==> run a: inputs <==
// scr_search
module scr_search(clk,rst,start,R_fixed,angle1,adder,error,X,Y,done
    );
wire [13:0] R_LUT[255:0];
wire [13:0] tan_LUT[255:0];
wire [3:0] adder_LUT[255:0];
wire [13:0] sind_LUT[19:0];
assign sind_LUT[0]=14'b00000001001001;
assign sind_LUT[1]=14'b00000001010000;
assign sind_LUT[2]=14'b00000001011000;
assign sind_LUT[3]=14'b00000001011111;
assign sind_LUT[4]=14'b00000001100110;
assign sind_LUT[5]=14'b00000001101110;
assign sind_LUT[6]=14'b00000001110101;
assign sind_LUT[7]=14'b00000001111100;
assign sind_LUT[8]=14'b00000010000100;
assign sind_LUT[9]=14'b00000010001011;
assign sind_LUT[10]=14'b00000010010010;
assign sind_LUT[11]=14'b00000010011010;
assign sind_LUT[12]=14'b00000010100001;
assign sind_LUT[13]=14'b00000010101000;
assign sind_LUT[14]=14'b00000010110000;
assign sind_LUT[15]=14'b00000010110111;
assign sind_LUT[16]=14'b00000010111110;
assign sind_LUT[17]=14'b00000011000110;
assign sind_LUT[18]=14'b00000011001101;
assign sind_LUT[19]=14'b00000011010100;
assign R_LUT[0]=14'b000000000000000;
assign R_LUT[1]=14'b000000010000000;
assign R_LUT[2]=14'b000000100000000;
assign R_LUT[3]=14'b000000110000000;
assign R_LUT[4]=14'b000001000000000;
assign R_LUT[5]=14'b000001010000000;
assign R_LUT[6]=14'b000001100000000;
assign R_LUT[7]=14'b000001110000000;
assign R_LUT[8]=14'b000010000000000;
assign R_LUT[9]=14'b000010010000000;
assign R_LUT[10]=14'b00010100000000;
assign R_LUT[11]=14'b00010110000000;
assign R_LUT[12]=14'b00011000000000;
assign R_LUT[13]=14'b00011010000000;
assign R_LUT[14]=14'b00011100000000;
assign R_LUT[15]=14'b00011110000000;
assign R_LUT[16]=14'b00000010000000;
assign R_LUT[17]=14'b00000010110101;
assign R_LUT[18]=14'b00000100011110;
  ...
export LEC_CHECK = 0
export CAP_MARGIN = 20
export CORE_MARGIN = 2
export CORE_UTILIZATION = 72
export CTS_CLUSTER_DIAMETER = 398
export CTS_CLUSTER_SIZE = 98
export PLACE_DENSITY = 0.39
export SLEW_MARGIN = 20
export TNS_END_PERCENT = 5
create_clock -name core_clock -period 6.41 [get_ports {clk}]
run.sh (not shown) runs the stock make flow with config.mk's settings and CLKGATE_MAP_FILE=.
==> run b (differences from run a) <==
Settings changed: CORE_UTILIZATION 72 to 48, CTS_CLUSTER_DIAMETER 398 to unset, CTS_CLUSTER_SIZE 98 to unset, PLACE_DENSITY 0.39 to 0.45, SETUP_SLACK_MARGIN set to -0.58, TNS_END_PERCENT 5 to unset.
==> flow/constraint.sdc (replaced) <==
create_clock -name core_clock -period 6.35 [get_ports {clk}]
set_input_delay 1.2700 -clock core_clock [delete_from_list [all_inputs] [get_ports {clk}]]
set_output_delay 1.2700 -clock core_clock [all_outputs]
set_load 0.01 [all_outputs]
==> run c (differences from run a) <==
Settings changed: CORE_UTILIZATION 72 to 57, CTS_CLUSTER_DIAMETER 398 to 310, CTS_CLUSTER_SIZE 98 to unset, PLACE_DENSITY 0.39 to 0.45, SETUP_SLACK_MARGIN set to 1.82, TNS_END_PERCENT 5 to unset.
==> flow/constraint.sdc (replaced) <==
create_clock -name core_clock -period 6.35 [get_ports {clk}]
set_input_delay 1.2700 -clock core_clock [delete_from_list [all_inputs] [get_ports {clk}]]
set_output_delay 1.2700 -clock core_clock [all_outputs]
set_load 0.01 [all_outputs]
==> summary.txt <==
Implementation results. The flow did not finish. According to the Yosys statistics, the synthesized design has a chip area of 0.0120 mm2. Total die size landed at 0.0222 mm2. Quantity of I/O buffers inserted on ports landed at 48. Ranked by instance count, the synthesized netlist is headed by sky130_fd_sc_hd__nor2_1, sky130_fd_sc_hd__nand2_1, sky130_fd_sc_hd__a21oi_1, sky130_fd_sc_hd__o21ai_0, sky130_fd_sc_hd__clkbuf_1.

Horizontal extent of the die landed at 149 um. Synthesized flop and latch total landed at 42. The first error in the log reads "[ERROR GRT-0116] Global routing finished with congestion. Check the congestion regions in the DRC Viewer". Share of the synthesized netlist area taken by xor and xnor gates landed at 0.0282.

Final estimated routing congestion in global placement landed at 1.59. The floorplan step records an initial core utilization of 0.575. The run ended at global routing. Number of placement rows landed at 53.
That was run c.
==> summary.txt <==
Implementation results. The horizontal die dimension reported for this design is 162 um. Row generation in the floorplan step produced 57 rows. Input and output buffers added on the ports amount to 48. Routability-driven placement finished with a final weighted congestion of 1.32. Per the synthesis report, the XOR/XNOR share of the synthesized area is 0.0282. The tool reported: "[ERROR GRT-0232] Routing congestion too high. Check the congestion heatmap in the GUI". The run stopped with a tool error. After floorplanning, the core was sized to cover 0.0244 mm2. Counting every net in the synthesized netlist gives 1905.

It got as far as global routing and failed there. Total die size landed at 0.0262 mm2. Ranked by instance count, the synthesized netlist is headed by sky130_fd_sc_hd__nor2_1, sky130_fd_sc_hd__nand2_1, sky130_fd_sc_hd__a21oi_1, sky130_fd_sc_hd__o21ai_0, sky130_fd_sc_hd__clkbuf_1. Core utilization at floorplan landed at 0.491. Per the synth log, the flip-flop and latch total comes to 42.
That was run b.
==> summary.txt <==
Implementation results. Core utilization at floorplan landed at 0.730. In this run, synthesis produced a sequential element count of 42. For reference, the top cells by count after synthesis are sky130_fd_sc_hd__nor2_1, sky130_fd_sc_hd__nand2_1, sky130_fd_sc_hd__a21oi_1, sky130_fd_sc_hd__o21ai_0, sky130_fd_sc_hd__clkbuf_1. During placement, the flow inserted port buffers numbering 48.

The flow did not finish. The horizontal die dimension reported for this design is 133 um. The placement summary gives the final routability congestion estimate as 1.66. The flow halted during detailed placement. The report lists the number of standard-cell rows as 47. The tool reported: "[ERROR DPL-0038] Utilization greater than 100%, impossible to legalize".
That was run a.

---

==> job 551: inputs <==
scr_search again, from the RTL that the note above started with.
Settings: LEC_CHECK=0, CAP_MARGIN=20, CORE_MARGIN=2, CORE_UTILIZATION=40, GPL_TIMING_DRIVEN=0, MAX_ROUTING_LAYER=met4, PLACE_DENSITY=0.75, SETUP_SLACK_MARGIN=1.13, SLEW_MARGIN=20, TNS_END_PERCENT=45; clock period 12.0 ns.
==> job 6370 (differences from job 551) <==
Settings changed: CAP_MARGIN 20 to 35, CELL_PAD_IN_SITES_DETAIL_PLACEMENT from default to 2, CELL_PAD_IN_SITES_GLOBAL_PLACEMENT from default to 1, CORE_ASPECT_RATIO from default to 1.37, CORE_MARGIN 2 to 6, CTS_CLUSTER_DIAMETER from default to 297, GPL_TIMING_DRIVEN 0 to 1, MAX_ROUTING_LAYER met4 to met5, PLACE_DENSITY 0.75 to 0.79, SETUP_SLACK_MARGIN 1.13 to -0.46, SLEW_MARGIN 20 to 0.
==> job 7857 (differences from job 551) <==
Settings changed: CORE_UTILIZATION 40 to 58, GPL_TIMING_DRIVEN 0 to default, MAX_ROUTING_LAYER met4 to default, PLACE_DENSITY 0.75 to 0.6, SETUP_SLACK_MARGIN 1.13 to default, TNS_END_PERCENT 45 to default.
==> flow/constraint.sdc (replaced) <==
create_clock -name core_clock -period 8.05 [get_ports {clk}]
set_input_delay 1.6100 -clock core_clock [delete_from_list [all_inputs] [get_ports {clk}]]
set_output_delay 1.6100 -clock core_clock [all_outputs]
set_load 0.01 [all_outputs]
==> job 370 (differences from job 551) <==
Settings changed: CORE_UTILIZATION 40 to 25, GPL_TIMING_DRIVEN 0 to default, MAX_ROUTING_LAYER met4 to default, PLACE_DENSITY 0.75 to 0.45, SETUP_SLACK_MARGIN 1.13 to default, TNS_END_PERCENT 45 to default.
==> flow/constraint.sdc (replaced) <==
create_clock -name core_clock -period 15.6 [get_ports {clk}]
set_input_delay 3.1200 -clock core_clock [delete_from_list [all_inputs] [get_ports {clk}]]
set_output_delay 3.1200 -clock core_clock [all_outputs]
set_load 0.01 [all_outputs]
==> qor summary <==
	job 6370	job 370	job 551	job 7857
Run status	stopped before the end	finished clean	finished with violations	stopped before the end
Last stage reached	5_1_grt	-	-	5_1_grt
Violated checks	-	-	max-capacitance violations, max-slew violations	-
Sequential cell area in the final layout	-	1241 um2	1241 um2	-
Final Max-Slew Violation Tally	-	0	9	-
Final wirelength	-	92.86 mm	92.50 mm	-
Worst vdd rail ir drop	-	0.05097 mV	0.09658 mV	-
Sequential group share of total power	-	11.4%	10.2%	-
Pre-CTS WS	0.5021 ns	4.586 ns	0.1944 ns	-0.5049 ns
Count of warning messages emitted by the tools	-	47	47	-
Tap cells	-	615	390	-
Drt first-iter violations	-	2,924	4,361	-
Number of combinational gates with multiple inputs	-	1,516	1,516	-
Finished Layout Cells	-	2,384	2,266	-
Cell depth of the worst min-delay path	-	2	2	-
Total power consumption of the routed design	-	1.410 mW	1.918 mW	-
Reg2reg start	-	count[0]$_SDFFCE_PN0P_	count[3]$_SDFFCE_PN0P_	-
Setup repair bufs after CTS	0	0	2	42
Vias per cell	-	7.067	8.341	-
Largest fanout on the critical path	-	42	13	-
Max_cap viols	-	0	1	-
Share of the final layout cell area in sequential cells	-	9.228%	9.063%	-
R2r worst-path depth	-	34	35	-
Number of antenna repair diodes	-	1	11	-
Hold-critical path endpoint	-	done$_SDFFE_PP0P_	done$_SDFFE_PP0P_	-
Critical path buffer and inverter count	-	5	6	-
Worst hold start	-	done$_SDFFE_PP0P_	done$_SDFFE_PP0P_	-
Total sequential power	-	160 uW	196 uW	-
Power is estimated from default activity; no workload was simulated.
